===== flow/config.mk =====
export PLATFORM = sky130hd
export DESIGN_NAME = top_module
export DESIGN_NICKNAME = top_module
export VERILOG_FILES = /design/flow/design.v
export SDC_FILE = /design/flow/constraint.sdc
export NUM_CORES = 4
export LEC_CHECK = 0
export CAP_MARGIN = 20
export CORE_ASPECT_RATIO = 1.57
export CORE_MARGIN = 3
export CORE_UTILIZATION = 68
export CTS_CLUSTER_SIZE = 60
export HOLD_SLACK_MARGIN = 0.28
export PLACE_DENSITY_LB_ADDON = 0.0
export SETUP_SLACK_MARGIN = 2.62
export SLEW_MARGIN = 20

===== flow/constraint.sdc =====
create_clock -name core_clock -period 8.86 [get_ports {clk}]
set_input_delay 1.7720 -clock core_clock [delete_from_list [all_inputs] [get_ports {clk}]]
set_output_delay 1.7720 -clock core_clock [all_outputs]
set_load 0.01 [all_outputs]

===== flow/design.v =====
module converter (
    input wire [15:0] fixed_in,     
    output reg [15:0] float_out     
);
    reg sign;                       
    reg [4:0] exponent;             
    reg [10:0] mantissa;            
    reg [15:0] magnitude;           
    reg [4:0] leading_one;          
    always @(*) begin
        sign = fixed_in[15];                        
        magnitude = sign ? (~fixed_in + 1) : fixed_in;  
        casez (magnitude)
            16'b1???????????????: leading_one = 5'd15;
            16'b01??????????????: leading_one = 5'd14;
            16'b001?????????????: leading_one = 5'd13;
            16'b0001????????????: leading_one = 5'd12;
            16'b00001???????????: leading_one = 5'd11;
            16'b000001??????????: leading_one = 5'd10;
            16'b0000001?????????: leading_one = 5'd9;
            16'b00000001????????: leading_one = 5'd8;
            16'b000000001???????: leading_one = 5'd7;
            16'b0000000001??????: leading_one = 5'd6;
            16'b00000000001?????: leading_one = 5'd5;
            16'b000000000001????: leading_one = 5'd4;
            16'b0000000000001???: leading_one = 5'd3;
            16'b00000000000001??: leading_one = 5'd2;
            16'b000000000000001?: leading_one = 5'd1;
            16'b0000000000000001: leading_one = 5'd0;
            default: leading_one = 5'd0;
        endcase
        if (magnitude == 16'b0) begin
            exponent = 5'd0;     
            mantissa = 10'd0;
        end else begin
            exponent = 5'd15 + leading_one;  
            mantissa = (magnitude << (15 - leading_one)) >> 5; 
        end
        float_out = {sign, exponent, mantissa[9:0]};
    end
endmodule
`timescale 1ns / 1ps
module fifo #(
    parameter DATA_WIDTH = 8,
    parameter FIFO_DEPTH = 16
) (
    input wire clk,               
    input wire write_reset,      
    input wire write_enable,
    input wire [DATA_WIDTH-1:0] write_data,
    input wire fast_clk,          
    input wire read_reset,
    input wire read_enable,
    output reg [DATA_WIDTH-1:0] read_data,
    output reg empty_flag,
    output reg full_flag
);
    localparam POINTER_WIDTH = $clog2(FIFO_DEPTH);
    reg [DATA_WIDTH-1:0] memory[FIFO_DEPTH-1:0];
    reg [POINTER_WIDTH:0] write_pointer;
    reg [POINTER_WIDTH:0] write_pointer_gray;
    reg [POINTER_WIDTH:0] read_pointer_gray_sync_w;
    reg [POINTER_WIDTH:0] read_pointer;
    reg [POINTER_WIDTH:0] read_pointer_gray;
    reg [POINTER_WIDTH:0] write_pointer_gray_sync_r;
    always @(posedge clk or posedge write_reset) begin
        if (write_reset) begin
            write_pointer <= 0;
            write_pointer_gray <= 0;
        end else if (write_enable && !full_flag) begin
            memory[write_pointer[POINTER_WIDTH-1:0]] <= write_data;
            write_pointer <= write_pointer + 1;
            write_pointer_gray <= (write_pointer + 1) ^ ((write_pointer + 1) >> 1);  
        end
    end
    always @(posedge fast_clk or posedge read_reset) begin
        if (read_reset) begin
            read_pointer <= 0;
            read_pointer_gray <= 0;
        end else if (read_enable && !empty_flag) begin
            read_data <= memory[read_pointer[POINTER_WIDTH-1:0]];
            read_pointer <= read_pointer + 1;
            read_pointer_gray <= (read_pointer + 1) ^ ((read_pointer + 1) >> 1);  
        end
    end
    always @(posedge clk) begin
        read_pointer_gray_sync_w <= read_pointer_gray;  
    end
    always @(posedge fast_clk) begin
        write_pointer_gray_sync_r <= write_pointer_gray;  
    end
    always @(*) begin
        empty_flag = (read_pointer_gray == write_pointer_gray_sync_r);
        full_flag = (write_pointer_gray == {~read_pointer_gray_sync_w[POINTER_WIDTH:POINTER_WIDTH-1], read_pointer_gray_sync_w[POINTER_WIDTH-2:0]});
    end
endmodule
module imem (
    input wire clk,                        
    input wire rst,                        
    input wire shift_enable,               
    input wire [15:0] new_value,           
    output reg [1023:0] data_out           
);
    reg [15:0] memory [0:63];
    integer i;
    always @(posedge clk or posedge rst) begin
        if (rst) begin
            for (i = 0; i < 64; i = i + 1) begin
                memory[i] <= 16'b0;
            end
        end else if (shift_enable) begin
            for (i = 63; i > 0; i = i - 1) begin
                memory[i] <= memory[i-1];
            end
            memory[0] <= new_value;
        end
    end
    always @(posedge clk or posedge rst) begin
        if (rst) begin
            data_out <= 1024'b0;
        end else begin
            for (i = 0; i < 64; i = i + 1) begin
                data_out[(i*16) +: 16] <= memory[i];
            end
        end
    end
endmodule
module multiplier (
	input wire [15:0] a,
	input wire [15:0] b,
	output reg [31:0] product
);
	always @(*) begin
    	product = a * b;   
	end
endmodule
module alu_mac (
	input wire clk,
	input wire reset,
	input wire [1023:0] d,    	 
	input wire [1023:0] cmem, 	 
	output reg [31:0] out,    	 
	output reg done           	 
);
	reg [5:0] tap_index;      	 
	reg [31:0] sum;           	 
	wire [31:0] product;      	 
	wire [15:0] d_element;    	 
	wire [15:0] cmem_element; 	 
	assign d_element = d[(tap_index * 16) +: 16];
	assign cmem_element = cmem[(tap_index * 16) +: 16];
	multiplier mult_inst (
    	.a(d_element),
    	.b(cmem_element),
    	.product(product)
	);
	always @(posedge clk or posedge reset) begin
    	if (reset) begin
        	sum <= 32'b0;            
        	tap_index <= 6'b0;      
        	out <= 32'b0;           
        	done <= 1'b0;           
    	end else begin
        	if (tap_index < 63) begin
            	sum <= sum + product;   
            	tap_index <= tap_index + 1;  
            	done <= 1'b0;          
        	end else begin
            	sum <= sum + product;   
            	out <= sum;             
            	tap_index <= 6'b0;      
            	sum <= 32'b0;           
            	done <= 1'b1;           
        	end
    	end
	end
endmodule
module control (
    input wire clk,                  
    input wire fast_clk,             
    input wire reset,                
    input wire fifo_full,            
    input wire fifo_empty,           
    input wire mac_done,             
    output reg write_enable,         
    output reg read_enable,          
    output reg shift_enable,         
    output reg start_mac,            
    output reg done                  
);
    reg reset_sync1_clk, reset_sync2_clk;
    always @(posedge clk) begin
        reset_sync1_clk <= reset;
        reset_sync2_clk <= reset_sync1_clk;
    end
    wire synced_reset_clk = reset_sync2_clk;
    reg reset_sync1_fast, reset_sync2_fast;
    always @(posedge fast_clk) begin
        reset_sync1_fast <= reset;
        reset_sync2_fast <= reset_sync1_fast;
    end
    wire synced_reset_fast = reset_sync2_fast;
    typedef enum logic [1:0] {
        WRITE_IDLE,    
        FIFO_WRITE     
    } write_state_t;
    write_state_t write_state, next_write_state;
    typedef enum logic [2:0] {
        READ_IDLE,     
        FIFO_READ,     
        IMEM_SHIFT,    
        START_MAC,     
        WAIT_DONE      
    } read_state_t;
    read_state_t read_state, next_read_state;
    always @(posedge clk or posedge synced_reset_clk) begin
        if (synced_reset_clk) begin
            write_state <= WRITE_IDLE;
        end else begin
            write_state <= next_write_state;
        end
    end
    always @(*) begin
        case (write_state)
            WRITE_IDLE: begin
                if (!fifo_full)
                    next_write_state = FIFO_WRITE;  
                else
                    next_write_state = WRITE_IDLE;
            end
            FIFO_WRITE: begin
                if (fifo_full)
                    next_write_state = WRITE_IDLE;  
                else
                    next_write_state = FIFO_WRITE;
            end
            default: next_write_state = WRITE_IDLE;
        endcase
    end
    always @(posedge clk or posedge synced_reset_clk) begin
        if (synced_reset_clk) begin
            write_enable <= 1'b0;
        end else begin
            write_enable <= (write_state == FIFO_WRITE);
        end
    end
    always @(posedge fast_clk or posedge synced_reset_fast) begin
        if (synced_reset_fast) begin
            read_state <= READ_IDLE;
        end else begin
            read_state <= next_read_state;
        end
    end
    always @(*) begin
        case (read_state)
            READ_IDLE: begin
                if (!fifo_empty)
                    next_read_state = FIFO_READ;  
                else
                    next_read_state = READ_IDLE;
            end
            FIFO_READ: begin
                next_read_state = IMEM_SHIFT;     
            end
            IMEM_SHIFT: begin
                next_read_state = START_MAC;      
            end
            START_MAC: begin
                next_read_state = WAIT_DONE;      
            end
            WAIT_DONE: begin
                if (mac_done)
                    next_read_state = READ_IDLE;  
                else
                    next_read_state = WAIT_DONE;
            end
            default: next_read_state = READ_IDLE;
        endcase
    end
    always @(posedge fast_clk or posedge synced_reset_fast) begin
        if (synced_reset_fast) begin
            read_enable <= 1'b0;
            shift_enable <= 1'b0;
            start_mac <= 1'b0;
            done <= 1'b0;
        end else begin
            read_enable <= (read_state == FIFO_READ);
            shift_enable <= (read_state == IMEM_SHIFT);
            start_mac <= (read_state == START_MAC);
            done <= (read_state == WAIT_DONE && mac_done);
        end
    end
endmodule
module datapath (
    input wire clk,                   
    input wire fast_clk,              
    input wire reset,                 
    input wire write_enable,          
    input wire read_enable,           
    input wire shift_enable,          
    input wire cen,                   
    input wire wen,                   
    input wire [5:0] addr,            
    input wire [15:0] input_data,     
    input wire [1023:0] cmem_data_in,  
    output wire [31:0] result,        
    output wire fifo_empty,           
    output wire fifo_full,            
    output wire done                  
);
    wire [15:0] fifo_out;             
    wire [15:0] float_data;           
    wire [1023:0] imem_data;          
    wire [1023:0] cmem_flat_data;     
    wire [31:0] alu_out;              
    wire mac_done;                    
    fifo #(
        .DATA_WIDTH(16),
        .FIFO_DEPTH(64)
    ) fifo_inst (
        .clk(clk),
        .write_reset(reset),
        .write_enable(write_enable),
        .write_data(input_data),
        .fast_clk(fast_clk),
        .read_reset(reset),
        .read_enable(read_enable),
        .read_data(fifo_out),
        .empty_flag(fifo_empty),
        .full_flag(fifo_full)
    );
    converter converter_inst (
        .fixed_in(fifo_out),        
        .float_out(float_data)      
    );
    imem imem_inst (
        .clk(clk),
        .rst(reset),
        .shift_enable(shift_enable),
        .new_value(float_data),     
        .data_out(imem_data)
    );
    assign cmem_flat_data = cmem_data_in;
    alu_mac alu_mac_inst (
        .clk(fast_clk),
        .reset(reset),
        .d(imem_data),               
        .cmem(cmem_flat_data),       
        .out(alu_out),
        .done(mac_done)
    );
    assign result = alu_out;
    assign done = mac_done;
endmodule
module top_module (
    input wire clk,                 
    input wire reset,               
    input wire [15:0] input_data,   
    input wire [1023:0] cmem_data_in,  
    output wire [31:0] result,      
    output wire done                
);
    wire write_enable;      
    wire read_enable;       
    wire shift_enable;      
    wire fifo_empty;        
    wire fifo_full;         
    wire mac_done;          
    control control_inst (
        .clk(clk),
        .fast_clk(clk),
        .reset(reset),
        .fifo_full(fifo_full),
        .fifo_empty(fifo_empty),
        .mac_done(mac_done),
        .write_enable(write_enable),
        .read_enable(read_enable),
        .shift_enable(shift_enable),
        .done(done)
    );
    datapath datapath_inst (
        .clk(clk),
        .fast_clk(clk),
        .reset(reset),
        .write_enable(write_enable),
        .read_enable(read_enable),
        .shift_enable(shift_enable),
        .input_data(input_data),
        .cmem_data_in(cmem_data_in),
        .result(result),
        .fifo_empty(fifo_empty),
        .fifo_full(fifo_full),
        .done(mac_done)
    );
endmodule

===== flow/run.sh =====
#!/bin/bash
# the make line also repeats each setting of config.mk as NAME=value (left out here)
make -C /OpenROAD-flow-scripts/flow DESIGN_CONFIG=/design/flow/config.mk WORK_HOME=/design/flow/orfs CLKGATE_MAP_FILE= finish

==> run notes, run 1 <==
Status on the layout run. The flow ran to the end, but the layout failed its checks. The checks that failed were negative setup slack. Number of cells on the worst hold path landed at 0.

In the global route stage, overall resource usage came out at 0.490. On the critical path the largest part of the delay comes from adder cells. TritonRoute reported its final design rule violation total as 0. Of all power groups, the one with the highest power is sequential cells. Endpoints with negative setup slack in the final report add up to 2. Layout overhead on the synthesized area landed at 21.9%. The flow reports an fmax of 112 MHz. Portion of the post-synthesis area used by sequential elements landed at 0.647. Of the total synthesized cell area, the portion taken by full adders, half adders and majority gates is 0.0445.

Of the total power, registers draw 0.518. OpenROAD warning count landed at 89. The worst setup path is launched from an input port. Detailed placer's ending HPWL landed at 315 mm.

Setup repair after global routing could not meet its margin everywhere. Net count after synthesis landed at 9179. Compound-gate portion of the synthesized area landed at 0.0441. Clock network fraction of total power landed at 0.417.

The via count of the first global-routing pass was around 90000. Wire length of the first global-routing pass landed at 664 mm. Combinational gate power landed at between 0.0015 and 0.002 W. Looking at the gate-level netlist, the highest instance count belongs to sky130_fd_sc_hd__dfrtp_1.

The critical path in this run is classified as input port to flip-flop. Once detail routing completed, the nets flagged for antenna violations numbered 0. Remaining max-slew budget at the tightest pin landed at 0.166. The cell type that accounts for the most area after synthesis is sky130_fd_sc_hd__dfrtp_1. The commonest register cell is sky130_fd_sc_hd__dfrtp_1. The type recorded for the worst min-delay path is flip-flop to flip-flop.

Routed wirelength normalized by instance count landed at 39.6 µm. Internal power component landed at about 0.023 W. Total wire length after detailed routing landed at approximately 490 mm. At the end of routability-driven placement, the weighted congestion stood at 1.02. After the last flow step, the layout net total stands at 10746.

The worst register-to-register path has a depth of around 43. For flop-to-flop paths, the worst setup slack is -60 ps. Detailed routing inserted a total of ~87000 vias. After detailed placement, the design holds a cell count of 11487.

Per the synth stats, the proportion of register bits with asynchronous set or reset is 0.671. The critical path's slowest stage uses the library cell sky130_fd_sc_hd__mux4_2. The number of antenna violations at the first check in global routing came to 171. Summed over all layers, the global routing overflow is 0. Measured along the y axis, the die boundary spans ~560 µm. The smallest clock period supported by the final layout is computed as 8920 ps.

Looking at the clock tree report, the root buffer type is sky130_fd_sc_hd__clkbuf_16. Power dissipated by switching net loads landed at 0.00680 W. The synthesis report lists the most area-consuming cells as sky130_fd_sc_hd__dfrtp_1 41%, sky130_fd_sc_hd__edfxtp_1 24%, sky130_fd_sc_hd__mux4_2 11%. In the synthesis report, Yosys lists the chip area as 132000 µm². Standby leakage power landed at 70.7 nW. TritonCTS built the clock tree.

Per the OpenROAD floorplan log, the width of the die is ~360 µm. Peak fanout along the critical path landed at 4. Number of maximum-capacitance constraint violations landed at 0. Yosys synthesis warning count landed at 8.

Number of clock sinks landed at ~3200. Instance tally after logic synthesis landed at 7802. Counting distinct cell types in the post-synthesis netlist gives around 92. The script computed a power per unit cell area of 186 nW/µm².

Clock transition time at the flip-flop clock pins of the worst setup and hold paths landed at about 70 ps. Counting both buffers and inverters, the worst setup path holds a total of 21. Top-level I/O count landed at 1075.

Cell total in the yosys stat output landed at 7802. Share of the synthesized area in the top cell type landed at 0.408. The worst register-to-register path ends at datapath_inst.alu_mac_inst.sum[22].

In the synthesized netlist, the cells that appear most often are 2154 x sky130_fd_sc_hd__dfrtp_1, 1058 x sky130_fd_sc_hd__mux2_2, 1040 x sky130_fd_sc_hd__edfxtp_1. The floorplan step defined a die boundary enclosing 200000 µm². After synthesis, the mean cell area works out to ~17 µm². Once routing completed, OpenROAD measured the worst setup slack at -62.8 ps. In the synthesized netlist, the dominant kind of combinational cell is multiplexers.

In this run the most critical hold path is launched from control_inst.reset_sync1_fast. Looking at the hold checks, the worst path lands on control_inst.reset_sync2_clk. Tally of buffers added on design ports landed at 1074.

VDD sags by at most approximately 0.26 mV. Deepest level of the CTS H-tree landed at 5. Number of detailed-routing iterations run before antenna repair landed at 12. Core area landed at 193000 µm².

The final report lists a non-filler cell total of ~12000. Per the synthesis report, the XOR/XNOR share of the synthesized area is 0.00576. Number of violations reported at the end of detailed-routing iteration 0 landed at 12972.

For the pin with the worst max-slew slack, the measured transition is 1250 ps. For the worst reg-to-reg path, the startpoint reported by OpenROAD is datapath_inst.alu_mac_inst.tap_index[0]. The most numerous cell type found on the critical path is sky130_fd_sc_hd__buf_6. STA classifies the critical path endpoint as a flip-flop. The OpenROAD report gives the critical path a required time of 9530 ps. Power of the sequential group landed at 0.0155 W. Share of the cycle needed by the critical path after routing landed at 1.01. The largest single stage delay on the critical path is 610 ps.

Count of final max-slew check failures landed at 0. Reported clock group power landed at 0.0125 W. On the critical path the data arrives at 9590 ps.

Largest clock skew in the final design landed at ~88 ps. Number of logic stages on the critical path including buffering landed at 40. With fillers left out, the area of the finished cells amounts to 161000 µm². Number of enable-type register cells in the synthesized netlist landed at 1040.

Proportion of synthesized area in mux cells landed at 0.205. The initial utilization of the core area, before any placement, comes to 0.685. Largest buffer count on any clock path landed at 4. Summed over all failing endpoints, the final setup total negative slack is -63.0 ps. In this run, CTS created clock tree buffers numbering about 280. The switching portion of total power comes to 0.227. The power report attributes to the combinational group a share of 0.065. Final-report hold violation count landed at 0.

The synthesized netlist occupies a cell area of 132000 µm². Entering global routing, the biggest net connects 209 pins. Once placement finished, the instance area stood at 149000 µm².

In this run the worst setup path begins at cmem_data_in[637]. In the routed layout, each cell is associated on average with a via count of 7.06. Per STA, the endpoint of the critical path is datapath_inst.alu_mac_inst.sum[22].

In this run the core area contains 202 standard-cell rows. Latest clock arrival within the worst-skew pair landed at 890 ps. Per the synth log, the flip-flop and latch total comes to 3211. Area fraction in and, or, nand and nor cells after synthesis landed at 0.0304.
metal layers:
| layer | vias up | track usage | share of wire |
|---|---|---|---|
| met2 | 7394 | 0.725 | 0.46 |
| met1 | 43892 | 0.520 | 0.28 |
| met5 | - | 0.00244 | 0.0015 |
| li1 | 32593 | - | - |
| met3 | 2815 | 0.213 | 0.14 |
| met4 | 86 | 0.466 | 0.12 |
stage by stage:
step / hold slack, ps / utilization / setup WS [ps] / total power [W]
6_report: 330 / 0.835 / -62.8 / 0.0300
2_1_floorplan: 97.1 / - / -27860 / 0.0165
5_1_grt: 346 / 0.834 / -195 / 0.0306
3_5_place_dp: 135 / 0.772 / -1260 / 0.0176
4_1_cts: 338 / 0.828 / 310 / 0.0298
3_3_place_gp: 122 / 0.772 / -1190 / 0.0176
repair_timing:
item	4_1_cts	5_1_grt
pin swaps	116	76
setup buffers	92	40
gates resized	728	160
endpoints found under the setup margin	28	28
hold endpoints to repair	7	0
hold buffers	1	0
cloned	11	2
final cells by class:
class / count / area (µm²)
sequential: 3211 / 85500
multi-input combinational: 3766 / 44500
fill: 9040 / 31900
timing repair buffer: 1716 / 16900
clock buffer: 383 / 8030
tap: 2550 / 3190
inverter: 394 / 1500
clock inverter: 118 / 1180
antenna: 150 / 375
==> run 2, diff against run 1 <==
- CORE_ASPECT_RATIO: 1.57 -> not set
- CORE_MARGIN: 3 -> 4
- CORE_UTILIZATION: 68 -> 71
- CTS_CLUSTER_SIZE: 60 -> not set
- GPL_ROUTABILITY_DRIVEN: not set -> 0
- HOLD_SLACK_MARGIN: 0.28 -> not set
- MIN_ROUTING_LAYER: not set -> met2
- PLACE_DENSITY: not set -> 0.6
- PLACE_DENSITY_LB_ADDON: 0.0 -> not set
- SETUP_SLACK_MARGIN: 2.62 -> 1.5
- clock period: 8.86 -> 11.4 ns (I/O delays scaled with it)
==> run notes, run 2 <==
Implementation results. Largest buffer count on any clock path landed at 4. 1075 I/O pins were placed. The synthesis run identifies the leading combinational cell family as multiplexers. In the synthesized netlist the async set-or-reset flop fraction comes to 0.671. In the post-synthesis netlist, the cell with the most instances is sky130_fd_sc_hd__dfrtp_1. It got as far as 5_1_grt and failed there. Per the GRT congestion report, total overflow comes to 1. Share of the core filled by cells before placement landed at 0.714. Per the synthesis report, the dominant area consumer among library cells is sky130_fd_sc_hd__dfrtp_1. Looking at the cell usage after synthesis, the top flip-flop cell is sky130_fd_sc_hd__dfrtp_1. Note, the detailed placer reported a final HPWL of 294 mm.

Average instance area after synthesis landed at 16.9 µm². The main area contributors are sky130_fd_sc_hd__dfrtp_1 41%, sky130_fd_sc_hd__edfxtp_1 24%, sky130_fd_sc_hd__mux4_2 11%. The cell count after synthesis came out at 7802.

The synthesized design contains 1040 enable-type register cells. Area fraction in and, or, nand and nor cells after synthesis landed at 0.0304. The run stopped with a tool error.

The buffer_ports step reported a buffer count of 1074. Per the post-synthesis report, the nets total between 9000 and 10000. Overall die height landed at between 400 and 500 µm. The die is approximately 440 µm wide. Number of placement rows landed at roughly 160. The synthesis run shows the most used standard cells to be 2154 x sky130_fd_sc_hd__dfrtp_1, 1058 x sky130_fd_sc_hd__mux2_2, 1040 x sky130_fd_sc_hd__edfxtp_1. CTS added clock buffers totalling between 300 and 400. Compound-gate portion of the synthesized area landed at 0.0441. Share of the synthesized area in the top cell type landed at 0.408. Summing every instance area after synthesis gives 132000 µm². Yosys synthesis warning count landed at 8. Per the synthesis report, the XOR/XNOR share of the synthesized area is 0.00576. The number of setup buffers added after CTS is 0.

Per the CTS log, the maximum H-tree level is 5. Adder-cell share of the synthesized area landed at 0.0445. Yosys reported a register bit count of 3211. TritonCTS reports the number of clock sinks as 3211. For this run, the total global-route usage over all layers was measured as 0.724. Per the Yosys statistics, synthesis produced a little under 8000 cells. Proportion of synthesized area in mux cells landed at 0.205. Yosys synthesis chip area landed at 132000 µm². The die covers a little under 200000 µm².

Count of cell types in the netlist landed at 92. Portion of the post-synthesis area used by sequential elements landed at 0.647. The first error in the log reads "[ERROR GRT-0116] Global routing finished with congestion. Check the congestion regions in the DRC Viewer". Core area landed at 185000 µm². Clock tree synthesis selected as its root buffer the cell sky130_fd_sc_hd__clkbuf_16.
## run 2: routing by layer
layer	overflow	global-route usage
met1	-	-
met2	0	0.777
met3	1	0.820
met4	0	0.500
met5	0	0.524
## run 2: what timing repair did
| item | 4_1_cts |
|---|---|
| hold buffers | 0 |
| endpoints found under the setup margin | 11 |
| gates resized | 15 |
## run 2: per-stage QoR
| step | std cells | cell area (µm²) | power [W] | hold WS (ps) | setup WS, ps |
|---|---|---|---|---|---|
| 2_1_floorplan | 7802 | 132000 | 0.0128 | 97.1 | -25830 |
| 3_3_place_gp | 11156 | 147000 | 0.0135 | 131 | 35.9 |
| 3_5_place_dp | 11156 | 147000 | 0.0136 | 145 | -30.6 |
| 4_1_cts | 11699 | 157000 | 0.0237 | 150 | 1500 |
==> run 3, diff against run 2 <==
- CORE_ASPECT_RATIO: not set -> 0.96
- CORE_MARGIN: 4 -> 3
- CORE_UTILIZATION: 71 -> 70
- CTS_CLUSTER_SIZE: not set -> 39
- GPL_ROUTABILITY_DRIVEN: 0 -> not set
- MIN_ROUTING_LAYER: met2 -> not set
- PLACE_DENSITY: 0.6 -> 0.75
- SETUP_SLACK_MARGIN: 1.5 -> -0.57
- clock period: 11.4 -> 6.97 ns (I/O delays scaled with it)
==> run notes, run 3 <==
Implementation results. The flow did not finish. It got as far as 4_1_cts and failed there. The tool reported: "[ERROR DPL-0033] detailed placement checks failed during check placement". Compound-gate portion of the synthesized area landed at 0.0441. Top-level I/O count landed at 1075. Area of the die landed at 194000 µm². Average instance area after synthesis landed at between 15 and 20 µm². The post-synth count of flops with an enable pin is 1040. The synthesis report lists the most area-consuming cells as sky130_fd_sc_hd__dfrtp_1 41%, sky130_fd_sc_hd__edfxtp_1 24%, sky130_fd_sc_hd__mux4_2 11%.

Post-synthesis sequential element count landed at 3211. Among all flip-flop cells after synthesis, the most frequent one is sky130_fd_sc_hd__dfrtp_1. Floorplan die width landed at between 400 and 500 µm. Number of placement rows landed at 155. Counting flops with an async set or reset pin after synthesis yields a share of 0.671.

Count of cell types in the netlist landed at 92. Last weighted congestion value of the routability-driven placer landed at 1.07. Looking at the gate-level netlist, the highest instance count belongs to sky130_fd_sc_hd__dfrtp_1. Tally of buffers added on design ports landed at 1074.

The synthesized netlist has a Yosys-reported chip area of around 130000 µm². Post-placement setup slack landed at -3100 ps. sky130_fd_sc_hd__dfrtp_1 takes more of the synthesized area than any other cell. Cell total in the yosys stat output landed at 7802.

The floorplan step set the die height to 432 µm. Yosys reports the multiplexer fraction of the synthesized area as 0.205. By count the netlist is led by 2154 x sky130_fd_sc_hd__dfrtp_1, 1058 x sky130_fd_sc_hd__mux2_2, 1040 x sky130_fd_sc_hd__edfxtp_1. Adder-cell share of the synthesized area landed at 0.0445. Cell area after synthesis landed at 132000 µm². The synthesis log from Yosys contains 8 warnings. Instance tally after logic synthesis landed at 7802. In this run the standard cell core region covers 187000 µm². The cell-mix breakdown from Yosys lists the simple-gate area share as 0.0304. Among the non-sequential cells, multiplexers take the most area. Share of the core filled by cells before placement landed at 0.708. Of the synthesized area, sequential elements account for 0.647. Net count after synthesis landed at slightly above 9000. Share of the synthesized area in the top cell type landed at 0.408. Number of instances in the placed design landed at 11574. Detailed placer's ending HPWL landed at around 350 mm.

Per the synthesis report, the XOR/XNOR share of the synthesized area is 0.00576.
run 3: stage by stage:
| step | area (µm²) | hold WS, ps | utilization |
|---|---|---|---|
| after detailed placement | 150000 | 143 | 0.805 |
| after global placement | 150000 | 127 | 0.804 |
| after floorplan | 132000 | 97.1 | - |
==> run 4, diff against run 3 <==
- ABC_AREA: not set -> 1
- CAP_MARGIN: 20 -> 10
- CELL_PAD_IN_SITES_DETAIL_PLACEMENT: not set -> 2
- CELL_PAD_IN_SITES_GLOBAL_PLACEMENT: not set -> 3
- CORE_ASPECT_RATIO: 0.96 -> 0.78
- CORE_MARGIN: 3 -> 4
- CORE_UTILIZATION: 70 -> 29
- CTS_CLUSTER_DIAMETER: not set -> 358
- CTS_CLUSTER_SIZE: 39 -> 20
- GPL_ROUTABILITY_DRIVEN: not set -> 0
- GPL_TIMING_DRIVEN: not set -> 1
- HOLD_SLACK_MARGIN: not set -> 0.17
- PLACE_DENSITY: 0.75 -> not set
- PLACE_DENSITY_LB_ADDON: not set -> 0.15
- SETUP_SLACK_MARGIN: -0.57 -> not set
- clock period: 6.97 -> 17.2 ns (I/O delays scaled with it)
==> run notes, run 4 <==
Status on the layout run. For this run, the chip area from Yosys synthesis comes to 136000 µm². The clock passes through at most 4 buffers. Counting endpoints that fail hold in the final report gives 0. The max-slew check reports its worst relative slack as 0.0409.

Proportion of register bits with asynchronous set or reset after synthesis landed at 0.671. Number of vias in the routed layout landed at 102148. Looking at the group totals, the largest power group turns out to be sequential cells.

Buffers inserted to repair hold after CTS numbered 0. The run finished with no timing, DRC or antenna violations. Number of placement rows landed at roughly 220.

The slowest stage of the critical path is the sky130_fd_sc_hd__o21ai_1 cell. The worst setup path is launched from an input port. After the last flow step, the layout net total stands at ~15000. The main area contributors are sky130_fd_sc_hd__dfrtp_1 40%, sky130_fd_sc_hd__edfxtp_1 23%, sky130_fd_sc_hd__o21ai_0 8.8%. The net count after synthesis is 14595.

Switching power as a fraction of the total was reported as 0.225. Of the post-synthesis cell area, the part taken by muxes is 0.0000830. Wire length of the first global-routing pass landed at 797 mm. Among the non-sequential cells, AND-OR/OR-AND gates take the most area. The tightest min-delay check is of the flip-flop to asynchronous set/reset pin type. Synthesis produced a netlist whose cell count is about 13000. Setup repair after global routing left no endpoint under its margin.

Layout overhead on the synthesized area landed at 16.6%. Per the timing report, the biggest fanout along the worst path comes to 13. Count of cell types in the netlist landed at approximately 64. Core area landed at 465000 µm². Deepest level of the CTS H-tree landed at 4. The cell family contributing the most delay on the critical path is AND-OR/OR-AND gates. For the clock group, total power comes out at 0.00460 W.

Upper clock frequency limit landed at 86.6 MHz. In the power breakdown, the internal column shows just over 0.01 W. TritonCTS built the clock tree. In the final timing run, aggregate negative setup slack is 0 ps. Counting every sink on the clock net gives 3211. Detailed placer's ending HPWL landed at ~380 mm. Share of the cycle needed by the critical path after routing landed at 0.671. Areal power density over the cells landed at 82.5 nW/µm². Clock tree synthesis selected as its root buffer the cell sky130_fd_sc_hd__clkbuf_16. The last timing report of the flow puts the setup violation total at 0.

The leakage power in the latest report is 64.9 nW. For this sky-water flow run, the detailed-routed wirelength per cell is reported as 27.3 µm. Per STA, the endpoint of the critical path is datapath_inst.alu_mac_inst.sum[21]. Compound-gate portion of the synthesized area landed at 0.144.

Detailed-route iteration 0 reported a violation count of roughly 6700. Number of detailed-routing iterations run before antenna repair landed at 6. Latest clock arrival within the worst-skew pair landed at 960 ps. Entering global routing, the biggest net connects 224 pins. Nets still carrying antenna violations after routing amount to 0. On the reported timing paths, the clock transition at the registers reads 120 ps.

The via count of the first global-routing pass was 111252. Combinational cells consume a total of 0.000547 W. Power dissipated by switching net loads landed at 0.00293 W. STA reports a reg2reg setup slack of 6330 ps. Summed over all layers, the global routing overflow is 0. Combinational group share of total power landed at 0.042. Summing over the stages, the warning tally comes to approximately 110.

The worst setup path is of the input port to flip-flop kind. Number of maximum-capacitance constraint violations landed at 0. The global routing report lists combined usage of all routing layers as 0.224. Average instance area after synthesis landed at slightly above 10 µm². For this design the top-level I/O count stands at about 1100. The count of buffers added on input and output ports is between 1000 and 1500. Looking at the cell usage after synthesis, the top flip-flop cell is sky130_fd_sc_hd__dfrtp_1.

Buffers inserted during clock tree synthesis total 182. Looking at the reg2reg group, the worst path ends at datapath_inst.alu_mac_inst.sum[21]. Minimum period implied by the final worst setup slack landed at 11550 ps. Wires add up to 552 mm.

STA classifies the critical path endpoint as a flip-flop. Adder-cell share of the synthesized area landed at 0.0433. The biggest area contributor in the post-synthesis netlist is sky130_fd_sc_hd__dfrtp_1. Looking at the gate-level netlist, the highest instance count belongs to sky130_fd_sc_hd__o21ai_0. Floorplan die width landed at ~780 µm.

Portion of the post-synthesis area used by sequential elements landed at 0.630. Number of logic stages on the critical path including buffering landed at 30. Of the total power, the clock network draws 0.353. Logic depth along the worst register-to-register path is recorded as 34. Post-synthesis share of cell area spent on xor and xnor gates landed at 0.00252.

Cell area after synthesis landed at approximately 140000 µm². Overall die height landed at 612 µm. The worst register-to-register path begins at datapath_inst.alu_mac_inst.tap_index[0]. Max-slew check failures listed in the final report amount to 0.

The pin closest to its max-slew limit shows a slew of ~1400 ps. Between clock sinks in the finished design, the worst skew comes to between 100 and 150 ps. Yosys printed 8 warnings. In the floorplan report the effective utilization is 0.292. Gates resized during post-CTS repair numbered 0.

The area fraction of the largest cell type after synthesis is 0.397. Count of buffer and inverter cells on the critical path landed at 7. Yosys mapped a number of flops with a built-in enable equal to roughly 1000. The number of antenna violations at the first check in global routing was 111. For this design, Yosys synthesis ends with a cell count of 13218. After clock tree synthesis, the setup repair step added 0 buffers. Peak supply drop landed at 0.0771 mV. Data required time of the critical path landed at between 15000 and 20000 ps.

Post-synthesis sequential element count landed at 3211. The chip occupies 479000 µm². Via count normalized by instance count landed at between 5 and 6.

Per the synthesis report, the simple-gate share of the synthesized area is 0.119. By count the netlist is led by 2397 x sky130_fd_sc_hd__o21ai_0, 2154 x sky130_fd_sc_hd__dfrtp_1, 1905 x sky130_fd_sc_hd__nand2_1. Residual DRC count landed at 0. Endpoint arrival time on the critical path landed at 12360 ps. According to the timing report, the critical path is launched from cmem_data_in[149].

Final core area utilization landed at 0.340. Power of the sequential group landed at 0.00790 W. Delay contributed by the slowest stage of the critical path landed at 920 ps.

Sequential fraction of design power landed at 0.605.
run 4: area by class of cell:
| type | count | area, µm² |
|---|---|---|
| timing repair buffer | 1290 | 12700 |
| tap | 6244 | 7810 |
| inverter | 1286 | 4890 |
| multi-input combinational | 7903 | 42300 |
| sequential | 3211 | 85500 |
| clock buffer | 225 | 4780 |
| antenna | 51 | 128 |
| fill | 49849 | 307000 |
| clock inverter | 10 | 178 |
run 4: layer usage:
| layer | vias up | global-route usage | part of all wire | wire length (µm) |
|---|---|---|---|---|
| li1 | 45623 | - | - | - |
| met1 | 54033 | 0.315 | 0.46 | 255000 |
| met2 | 1876 | 0.361 | 0.46 | 255000 |
| met3 | 568 | 0.0371 | 0.048 | 26300 |
| met4 | 48 | 0.0575 | 0.027 | 15000 |
| met5 | - | 0 | 0.00057 | 314 |
run 4: metrics by stage:
stage | hold WS [ps] | instance area [µm²] | setup WS [ps] | total power [W] | cells
after global placement | 157 | 153000 | 4770 | 0.00860 | 19926
after CTS | 181 | 158000 | 5880 | 0.0133 | 20165
after detailed placement | 170 | 153000 | 4890 | 0.00862 | 19930
after floorplan | 97.1 | 136000 | -16060 | 0.00822 | 13218
after global routing | 204 | 158000 | 5350 | 0.0136 | 20204
final | 155 | 158000 | 5650 | 0.0130 | 20220
==> run 5, diff against run 4 <==
- CAP_MARGIN: 10 -> 20
- CELL_PAD_IN_SITES_DETAIL_PLACEMENT: 2 -> not set
- CELL_PAD_IN_SITES_GLOBAL_PLACEMENT: 3 -> not set
- CORE_ASPECT_RATIO: 0.78 -> not set
- CORE_MARGIN: 4 -> 2
- CORE_UTILIZATION: 29 -> 72
- CTS_CLUSTER_DIAMETER: 358 -> not set
- CTS_CLUSTER_SIZE: 20 -> 75
- GPL_ROUTABILITY_DRIVEN: 0 -> not set
- GPL_TIMING_DRIVEN: 1 -> not set
- HOLD_SLACK_MARGIN: 0.17 -> 0.28
- PLACE_DENSITY_LB_ADDON: 0.15 -> 0.06
- SETUP_SLACK_MARGIN: not set -> 0.58
- clock period: 17.2 -> 6.1 ns (I/O delays scaled with it)
==> run notes, run 5 <==
Implementation results. Total global routing overflow landed at 12. The floorplan step records an initial core utilization of 0.723. Detailed placer's ending HPWL landed at 348 mm.

Area of the die landed at 192000 µm². Cell total in the yosys stat output landed at 13218. Instance tally after logic synthesis landed at 13218. By area, the combinational part of the netlist is dominated by AND-OR/OR-AND gates.

The synthesis run shows the most used standard cells to be 2397 x sky130_fd_sc_hd__o21ai_0, 2154 x sky130_fd_sc_hd__dfrtp_1, 1905 x sky130_fd_sc_hd__nand2_1. Buffers inserted during clock tree synthesis total 315. Portion of the post-synthesis area used by sequential elements landed at 0.630. Of the total synthesized cell area, the portion taken by AND, OR, NAND and NOR gates is 0.119.

The congestion estimate from routability-driven global placement came to 1.02. The global routing report lists combined usage of all routing layers as 0.776. The region available for standard cell placement spans 188000 µm².

Port buffering added 1074 buffers. The flow did not finish. From bottom edge to top edge, the die measures 438 µm. The most used flip-flop cell after synthesis is sky130_fd_sc_hd__dfrtp_1. Of the total synthesized cell area, the portion taken by AND-OR and OR-AND cells is 0.144. Cell area reported after detailed placement landed at 156000 µm². Top-level I/O count landed at 1075. sky130_fd_sc_hd__o21ai_0 is the most common cell in the netlist. Looking at the clock tree report, the root buffer type is sky130_fd_sc_hd__clkbuf_16. Looking at area per cell type in the netlist, the leader is sky130_fd_sc_hd__dfrtp_1. After synthesis the netlist holds a flip-flop and latch count of roughly 3200.

Adder-cell share of the synthesized area landed at 0.0433. Number of enable-type register cells in the synthesized netlist landed at approximately 1000. The flow stopped in 5_1_grt. Largest buffer count on any clock path landed at 4. The first error in the log reads "[ERROR GRT-0116] Global routing finished with congestion. Check the congestion regions in the DRC Viewer". Clock tree synthesis found a total of 3211 sinks. Per the synthesis report, the number of distinct cell types is ~64.

Number of placement rows landed at 159. Measured against the total synthesized area, the mux share comes to 0.0000830. The H-tree was split into 5 levels.

After synthesis, the cell types taking the most area are sky130_fd_sc_hd__dfrtp_1 40%, sky130_fd_sc_hd__edfxtp_1 23%, sky130_fd_sc_hd__o21ai_0 8.8%. The number of hold buffers added after CTS was 0. The net count after synthesis is 14595. The chip area line in the Yosys stat output reads 136000 µm². Share of the synthesized area in the top cell type landed at 0.397. Floorplan die width landed at 438 µm. After synthesis the cells add up to 136000 µm². After synthesis, the mean cell area works out to between 10 and 15 µm².

Yosys synthesis warning count landed at 8. Proportion of register bits with asynchronous set or reset after synthesis landed at 0.671. In this run, the synthesized area fraction spent on xor and xnor cells is recorded as 0.00252.
run 5: per-stage QoR:
stage,setup TNS [ps],worst slack [ps],util,total power [W],std cells
after global placement,-69240,-3030,0.830,0.0244,16982
after CTS,-40340,-2030,0.898,0.0436,17592
after floorplan,-,-24940,-,0.0232,13218
after detailed placement,-74110,-3270,0.830,0.0244,16982
run 5: repair_timing:
action	CTS
gates cloned	19
gates resized	489
setup buffers	54
pin swaps	90
endpoints found under the setup margin	29
run 5: per-layer routing:
layer / overflow / global-route usage
met5: 0 / 0.302
met4: 8 / 0.768
met3: 0 / 0.632
met2: 4 / 0.938
met1: 0 / 0.774
==> run 6, diff against run 5 <==
- CORE_ASPECT_RATIO: not set -> 1.57
- CTS_CLUSTER_SIZE: 75 -> 14
- HOLD_SLACK_MARGIN: 0.28 -> 0.3
- PLACE_DENSITY_LB_ADDON: 0.06 -> 0.04
- SETUP_SLACK_MARGIN: 0.58 -> not set
- clock period: 6.1 -> 6.17 ns (I/O delays scaled with it)
==> run notes, run 6 <==
Implementation results. The flow did not finish. It got as far as 5_1_grt and failed there. The tool reported: "[ERROR GRT-0232] Routing congestion too high. Check the congestion heatmap in the GUI".

Total global routing overflow landed at 393. Proportion of register bits with asynchronous set or reset after synthesis landed at 0.671. Core area landed at 187000 µm².

Tally of buffers added on design ports landed at 1074. The share of synthesized area in the top cell type comes to 0.397. After synthesis the cells add up to ~140000 µm².

Post-placement setup slack landed at -3390 ps. Post-synthesis share of cell area spent on xor and xnor gates landed at 0.00252. The synthesis run shows the most used standard cells to be 2397 x sky130_fd_sc_hd__o21ai_0, 2154 x sky130_fd_sc_hd__dfrtp_1, 1905 x sky130_fd_sc_hd__nand2_1. sky130_fd_sc_hd__dfrtp_1 takes more of the synthesized area than any other cell. Once placement finished, the instance area stood at 155000 µm². Yosys synthesis warning count landed at 8.

For this run the top cell type by instance count after synthesis was sky130_fd_sc_hd__o21ai_0. By area the synthesized netlist is led by sky130_fd_sc_hd__dfrtp_1 40%, sky130_fd_sc_hd__edfxtp_1 23%, sky130_fd_sc_hd__o21ai_0 8.8%. The vertical die dimension reported for this design is 548 µm. After synthesis, the netlist uses 64 different library cells. Floorplan die width landed at 350 µm. Per the synth stats, the flop cell with the highest instance count is sky130_fd_sc_hd__dfrtp_1. Area fraction in and, or, nand and nor cells after synthesis landed at 0.119. Proportion of synthesized area in mux cells landed at 0.0000830. In the synthesized netlist, the dominant kind of combinational cell is AND-OR/OR-AND gates.

The number of clock buffers added by TritonCTS is approximately 280. Instance tally after logic synthesis landed at roughly 13000. The cell-mix breakdown from Yosys lists the adder-cell area share as 0.0433.

Overall routing resource usage recorded by global route was 0.786. Summed over all nets, the half-perimeter wirelength after detailed placement is 360 mm. Average instance area after synthesis landed at between 10 and 15 µm².

The synth_stat.txt file lists the number of cells as between 10000 and 15000. Number of placement rows landed at 199. Compound-gate portion of the synthesized area landed at 0.144. Looking at the clock tree report, the H-tree level count equals 5. Post-synthesis sequential element count landed at 3211. Last weighted congestion value of the routability-driven placer landed at 1.05. According to the I/O placement log, the pin count is between 1000 and 1500. Yosys mapped a number of flops with a built-in enable equal to 1040.

The number of clock sinks came to 3211. The tree is rooted in a sky130_fd_sc_hd__clkbuf_16. Area of the die landed at 192000 µm². Portion of the post-synthesis area used by sequential elements landed at 0.630. The floorplan step records an initial core utilization of 0.725. Yosys synthesis chip area landed at 136000 µm². Counting every net in the synthesized netlist gives ~15000. Looking at the clock tree report, the maximum root-to-sink buffer count equals 4.
==> run 6: what timing repair did <==
| action | in CTS |
|---|---|
| hold buffers | 1 |
| endpoints found under the setup margin | 29 |
| buffers inserted | 50 |
| gates cloned | 22 |
| pin swaps | 61 |
| resized | 422 |
| hold endpoints to repair | 7 |
==> run 6: metal layers <==
metal / overflow / global-route usage
met5: 2 / 0.351
met4: 171 / 0.805
met3: 13 / 0.654
met2: 205 / 0.943
met1: 2 / 0.763
==> run 6: through the flow <==
step | cells | hold WS [ps] | TNS, ps
2_1_floorplan | 13218 | 97.1 | -
3_3_place_gp | 16966 | 111 | -81490
3_5_place_dp | 16968 | 148 | -80310
4_1_cts | 17462 | 344 | -34530
==> run 7, diff against run 6 <==
- CTS_CLUSTER_SIZE: 14 -> 39
- PLACE_DENSITY: not set -> 0.35
- PLACE_DENSITY_LB_ADDON: 0.04 -> not set
- clock period: 6.17 -> 6.06 ns (I/O delays scaled with it)
==> run notes, run 7 <==
Implementation results. The first error in the log reads "[ERROR GRT-0116] Global routing finished with congestion. Check the congestion regions in the DRC Viewer". From bottom edge to top edge, the die measures 548 µm. Cell area reported after detailed placement landed at between 150000 and 200000 µm². Number of clock sinks landed at 3211. Last weighted congestion value of the routability-driven placer landed at roughly 1.0. In this run, the synthesized area fraction spent on adder and majority cells is recorded as 0.0433. Count of cell types in the netlist landed at 64. Instance tally after logic synthesis landed at 13218. Top-level I/O count landed at 1075.

Global-route total usage across every layer landed at 0.869. When the netlist entered floorplanning its net count stood at 14595. Per the run summary, the flow got no further than 5_1_grt. Portion of the post-synthesis area used by sequential elements landed at 0.630. Among all flip-flop cells after synthesis, the most frequent one is sky130_fd_sc_hd__dfrtp_1.

The region available for standard cell placement spans 187000 µm². Per the synthesis report, the AND-OR/OR-AND share of the synthesized area is 0.144. Yosys synthesis chip area landed at 136000 µm². For this run, the number of Yosys warnings is 8. Detailed placer's ending HPWL landed at 375 mm.

Looking at the clock tree report, the maximum root-to-sink buffer count equals 4. Floorplan die width landed at 350 µm. The clock H-tree reported by CTS has 5 levels. Number of instances in the placed design landed at between 15000 and 20000. Post-synthesis share of cell area spent on xor and xnor gates landed at 0.00252.

Looking at area per cell type in the netlist, the leader is sky130_fd_sc_hd__dfrtp_1. Share of the core filled by cells before placement landed at 0.725. By area, the combinational part of the netlist is dominated by AND-OR/OR-AND gates.

Average instance area after synthesis landed at 10.3 µm². Post-synthesis sequential element count landed at 3211. CTS placed an instance of sky130_fd_sc_hd__clkbuf_16 at the clock tree root. The run stopped with a tool error.

After synthesis, the design contains ~13000 cells according to Yosys. Sorting the synthesized cells by how often they occur yields 2397 x sky130_fd_sc_hd__o21ai_0, 2154 x sky130_fd_sc_hd__dfrtp_1, 1905 x sky130_fd_sc_hd__nand2_1. CTS added clock buffers totalling ~280.

Area of the die landed at 192000 µm². In this run the cell area of the synthesized design comes to 136000 µm². Per the placement log, port buffering inserted 1074 buffers. Yosys instantiated no cell more often than sky130_fd_sc_hd__o21ai_0. The synthesis report lists the most area-consuming cells as sky130_fd_sc_hd__dfrtp_1 40%, sky130_fd_sc_hd__edfxtp_1 23%, sky130_fd_sc_hd__o21ai_0 8.8%. Number of placement rows landed at between 150 and 200. Of the post-synthesis cell area, the dominant cell type holds 0.397. Proportion of synthesized area in mux cells landed at 0.0000830. Number of enable-type register cells in the synthesized netlist landed at about 1000. Area fraction in and, or, nand and nor cells after synthesis landed at 0.119. The synthesis report gives the async set-or-reset register share as 0.671. Total global routing overflow landed at 1678.
==> run 7: what timing repair did <==
item / CTS
hold endpoints to repair: 7
hold buffers: 1
endpoints found under the setup margin: 29
buffers inserted: 116
cloned: 42
pin swaps: 161
gates resized: 883
==> run 7: routing by layer <==
layer | global-route usage | overflow
met5 | 0.577 | 3
met3 | 0.774 | 94
met1 | 0.840 | 69
met2 | 0.986 | 871
met4 | 0.895 | 641
==> run 7: through the flow <==
stage	worst slack, ps	total power, W
global placement	-4960	0.0246
floorplan	-24970	0.0233
CTS	-1780	0.0423
detailed placement	-3680	0.0246
==> run 8, diff against run 7 <==
- CORE_ASPECT_RATIO: 1.57 -> not set
- CORE_UTILIZATION: 72 -> 70
- CTS_CLUSTER_SIZE: 39 -> 75
- HOLD_SLACK_MARGIN: 0.3 -> not set
- PLACE_DENSITY: 0.35 -> not set
- clock period: 6.06 -> 6.1 ns (I/O delays scaled with it)
==> run notes, run 8 <==
Implementation results. Sorting the synthesis cell report by count puts at the top sky130_fd_sc_hd__o21ai_0. Largest buffer count on any clock path landed at 4. Number of placement rows landed at 161. Post-synthesis share of cell area spent on xor and xnor gates landed at 0.00252. After synthesis, the share of flip-flops with an asynchronous set or reset is 0.671.

For this run the aggregate overflow at the end of global routing stands at 14. Post-synthesis sequential element count landed at roughly 3200. The run stopped with a tool error. TritonCTS reports the number of clock sinks as between 3000 and 4000.

Share of the synthesized area in the top cell type landed at 0.397. The buffer_ports step reported a buffer count of 1074. In this run, post-CTS hold repair placed 0 buffers. Logged for this run, the post-placement worst setup slack is -3600 ps.

For this run, the register share of the synthesized area comes to 0.630. The synthesis report names the predominant flop master as sky130_fd_sc_hd__dfrtp_1. Area of the die landed at 197000 µm². Total clock buffers created by CTS landed at 316. Instance tally after logic synthesis landed at 13218. Number of enable-type register cells in the synthesized netlist landed at 1040. Number of instances in the placed design landed at 17038. According to the floorplan report, the placeable core area is 193000 µm². The Yosys step of the flow raised 8 warnings. Cell area after synthesis landed at 136000 µm². Per the CTS log, the root buffer master is sky130_fd_sc_hd__clkbuf_16.

The commonest cells after synthesis are 2397 x sky130_fd_sc_hd__o21ai_0, 2154 x sky130_fd_sc_hd__dfrtp_1, 1905 x sky130_fd_sc_hd__nand2_1. Adder-cell share of the synthesized area landed at 0.0433. After synthesis, the chip area reported by Yosys is 136000 µm². Proportion of synthesized area in mux cells landed at 0.0000830.

The floorplan report gives the top-level pin count as about 1100. Note, the detailed placer reported a final HPWL of 349 mm. Per the run summary, the flow got no further than 5_1_grt.

A synthesized cell averages a little over 10 µm². Cell total in the yosys stat output landed at 13218. When the netlist entered floorplanning its net count stood at 14595. Per the OpenROAD floorplan log, the width of the die is 444 µm.

The first error in the log reads "[ERROR GRT-0232] Routing congestion too high. Check the congestion heatmap in the GUI". The vertical die dimension reported for this design is 444 µm. Share of the core filled by cells before placement landed at 0.705. The synthesized netlist contains 64 unique library cells.

Of the combinational cells, the family taking the most area is AND-OR/OR-AND gates. Compound-gate portion of the synthesized area landed at 0.144. Last weighted congestion value of the routability-driven placer landed at 1.02. The cell type that accounts for the most area after synthesis is sky130_fd_sc_hd__dfrtp_1. Global-route total usage across every layer landed at 0.788.

Area fraction in and, or, nand and nor cells after synthesis landed at 0.119. For reference, the top cells by area after synthesis are sky130_fd_sc_hd__dfrtp_1 40%, sky130_fd_sc_hd__edfxtp_1 23%, sky130_fd_sc_hd__o21ai_0 8.8%. The H-tree was split into 5 levels.
run 8: what timing repair did:
action                     in CTS
gates resized                 347
buffers inserted               37
setup endpoints to repair      29
cloned                         12
pin swaps                      60
run 8: per-stage QoR:
step / util / total power [W] / instance area [µm²]
floorplan: - / 0.0232 / 136000
CTS: 0.872 / 0.0438 / 168000
detailed placement: 0.809 / 0.0244 / 156000
global placement: 0.809 / 0.0244 / 156000
run 8: metal layers:
metal / overflow / global-route usage
met3: 1 / 0.643
met4: 6 / 0.791
met1: 0 / 0.786
met2: 7 / 0.938
met5: 0 / 0.396
==> run 9, diff against run 8 <==
- CAP_MARGIN: 20 -> 30
- CELL_PAD_IN_SITES_GLOBAL_PLACEMENT: not set -> 1
- CORE_ASPECT_RATIO: not set -> 0.63
- CORE_MARGIN: 2 -> 5
- CORE_UTILIZATION: 70 -> 71
- CTS_CLUSTER_DIAMETER: not set -> 376
- CTS_CLUSTER_SIZE: 75 -> not set
- GPL_ROUTABILITY_DRIVEN: not set -> 0
- MIN_ROUTING_LAYER: not set -> met2
- PLACE_DENSITY: not set -> 0.6
- SETUP_SLACK_MARGIN: not set -> -0.57
- clock period: 6.1 -> 13.1 ns (I/O delays scaled with it)
==> run notes, run 9 <==
Implementation results. Count of cell types in the netlist landed at 64. Post-synthesis share of cell area spent on xor and xnor gates landed at 0.00252. Measured along the y axis, the die boundary spans 357 µm. Top-level I/O count landed at 1075. Number of enable-type register cells in the synthesized netlist landed at 1040.

In the synthesized netlist the dominant register cell turns out to be sky130_fd_sc_hd__dfrtp_1. The most common cell in the synthesized netlist is sky130_fd_sc_hd__o21ai_0. Before any placement, the netlist area is recorded as 136000 µm². Per the OpenROAD floorplan log, the area of the core is 190000 µm². Per the OpenROAD floorplan log, the area of the die is ~200000 µm². Share of the synthesized area in the top cell type landed at 0.397. After synthesis the netlist holds a flip-flop and latch count of around 3200. Per the run summary, the flow got no further than 3_3_place_gp.

Cell total in the yosys stat output landed at 13218. Yosys synthesis warning count landed at 8. The first error in the log reads "[ERROR GPL-0301] Utilization 102.083 % exceeds 100%". Net count after synthesis landed at 14595. The synthesis report gives the async set-or-reset register share as 0.671. Compound-gate portion of the synthesized area landed at 0.144.

Yosys synthesis chip area landed at between 100000 and 150000 µm². The flow did not finish. After synthesis, the largest family of logic cells by area is AND-OR/OR-AND gates. In this run, the synthesized area fraction spent on and/or/nand/nor cells is recorded as 0.119. Ranked by total cell area, the synthesized netlist is headed by sky130_fd_sc_hd__dfrtp_1 40%, sky130_fd_sc_hd__edfxtp_1 23%, sky130_fd_sc_hd__o21ai_0 8.8%. The floorplan step records an initial core utilization of 0.713. For reference, the post-synthesis area per instance comes to 10.3 µm². Yosys reports that the most numerous cell types are 2397 x sky130_fd_sc_hd__o21ai_0, 2154 x sky130_fd_sc_hd__dfrtp_1, 1905 x sky130_fd_sc_hd__nand2_1. The share of the Yosys chip area taken by registers is 0.630.

The die is 561 µm wide. Adder-cell share of the synthesized area landed at 0.0433. Proportion of synthesized area in mux cells landed at 0.0000830. The floorplan has 127 rows. sky130_fd_sc_hd__dfrtp_1 takes more of the synthesized area than any other cell. In the synthesized netlist, the number of instances is 13218.
Power figures rest on the tool's default switching activity, not on a simulated workload.
